Design i16_biquad, start of the top module:
module i16_biquad(
    input CLK, RST,
    input unsigned [15:0] A,
    output signed [15:0] B,
    input signed [15:0] b_0,
    input signed [15:0] b_1,
    input signed [15:0] b_2,
    input signed [15:0] a_1,
    input signed [15:0] a_2
);
make LEC_CHECK=0 CAP_MARGIN=20 CORE_ASPECT_RATIO=0.5 CORE_MARGIN=2 CORE_UTILIZATION=72 CTS_CLUSTER_SIZE=43 PLACE_DENSITY=0.36 SETUP_SLACK_MARGIN=3.38 SLEW_MARGIN=20 TNS_END_PERCENT=40 finish   # period 13.6 ns
run.sh (not shown) runs the stock make flow with config.mk's settings and CLKGATE_MAP_FILE=.
The starting point completed, yet does not pass: setup timing.
Rerun with:
CORE_ASPECT_RATIO = not set   (was 0.5)
CORE_UTILIZATION = 40   (was 72)
CTS_CLUSTER_SIZE = not set   (was 43)
PLACE_DENSITY = not set   (was 0.36)
SETUP_SLACK_MARGIN = not set   (was 3.38)
TNS_END_PERCENT = not set   (was 40)
clock period = 15.8 ns   (was 13.6 ns; I/O delays follow)
=> With this change the flow produced a clean layout; setup slack improves by 1.6 ns; routed wire length goes down by 6.9%; critical path depth goes up by 2; synthesized area does not change; sequential share of layout area barely changes; cell area goes down by 2.8%; synthesized cell count does not change; via count goes down by 6.0%.


i16_biquad again, from the RTL that the note above started with.
clock: 8.76 ns
lec_check: 0
abc_area: 0
cap_margin: 20
core_margin: 2
core_utilization: 72
cts_cluster_diameter: 340
cts_cluster_size: 33
max_routing_layer: met4
place_density: 0.66
setup_slack_margin: 0.99
slew_margin: 20
The starting point finished but fails on setup timing.
Next try:
==> flow/config.mk (replaced) <==
export PLATFORM = sky130hd
export DESIGN_NAME = i16_biquad
export DESIGN_NICKNAME = i16_biquad
export VERILOG_FILES = /design/flow/design.v
export SDC_FILE = /design/flow/constraint.sdc
export NUM_CORES = 4
export LEC_CHECK = 0
export CAP_MARGIN = 20
export CORE_MARGIN = 2
export CORE_UTILIZATION = 28
export SLEW_MARGIN = 20
==> flow/constraint.sdc (replaced) <==
create_clock -name core_clock -period 17.1 [get_ports {CLK}]
set_input_delay 3.4200 -clock core_clock [delete_from_list [all_inputs] [get_ports {CLK}]]
set_output_delay 3.4200 -clock core_clock [all_outputs]
set_load 0.01 [all_outputs]
What happened: This time the run ran to the end with no violations. Core utilization falls by 58 points. Non-clock buffer count decreases by 760. First-iteration DRC count went down by 32%. Routed wire length falls by 5.2%. Via count went down by 12%. Final area came out lower by 11%. Worst setup slack gets better by 5.7 ns. Die size climbs to 2.5 times its value.


Starting RTL as in the previous note.
Settings: LEC_CHECK=0, ABC_AREA=0, CAP_MARGIN=20, CORE_MARGIN=2, CORE_UTILIZATION=55, CTS_CLUSTER_DIAMETER=227, CTS_CLUSTER_SIZE=100, PLACE_DENSITY_LB_ADDON=0.3, SLEW_MARGIN=10, TNS_END_PERCENT=35; clock period 16.0 ns.
Rerun with:
--- a/flow/config.mk
+++ b/flow/config.mk
@@ -6,11 +6,13 @@
 export NUM_CORES = 4
 export LEC_CHECK = 0
-export ABC_AREA = 0
+export ABC_AREA = 1
 export CAP_MARGIN = 20
+export CORE_ASPECT_RATIO = 0.5
 export CORE_MARGIN = 2
-export CORE_UTILIZATION = 55
+export CORE_UTILIZATION = 40
 export CTS_CLUSTER_DIAMETER = 227
 export CTS_CLUSTER_SIZE = 100
 export PLACE_DENSITY_LB_ADDON = 0.3
+export SETUP_SLACK_MARGIN = -1.44
 export SLEW_MARGIN = 10
 export TNS_END_PERCENT = 35
=>
- sequential share of layout area is about the same
- fmax rose by about 0.45%
- worst hold slack improves by 0.13 ns
- final cell count rises by 16%
- routed wire length went up by 19%
- setup slack is better by 0.071 ns
Rerun with:
==> flow/config.mk (replaced) <==
export PLATFORM = sky130hd
export DESIGN_NAME = i16_biquad
export DESIGN_NICKNAME = i16_biquad
export VERILOG_FILES = /design/flow/design.v
export SDC_FILE = /design/flow/constraint.sdc
export NUM_CORES = 4
export LEC_CHECK = 0
export CAP_MARGIN = 20
export CORE_MARGIN = 2
export CORE_UTILIZATION = 66
export SLEW_MARGIN = 20
==> flow/constraint.sdc (replaced) <==
create_clock -name core_clock -period 13.6 [get_ports {CLK}]
set_input_delay 2.7200 -clock core_clock [delete_from_list [all_inputs] [get_ports {CLK}]]
set_output_delay 2.7200 -clock core_clock [all_outputs]
set_load 0.01 [all_outputs]
- The changed run ran to the end with violations: setup timing
- core utilization climbs by 34 points
- via count is lower by 3.4%
- clock-buffer cell count rises by 3
- hold slack gets worse by 0.036 ns
- design area rises by 6.6%
- sequential cell count does not change
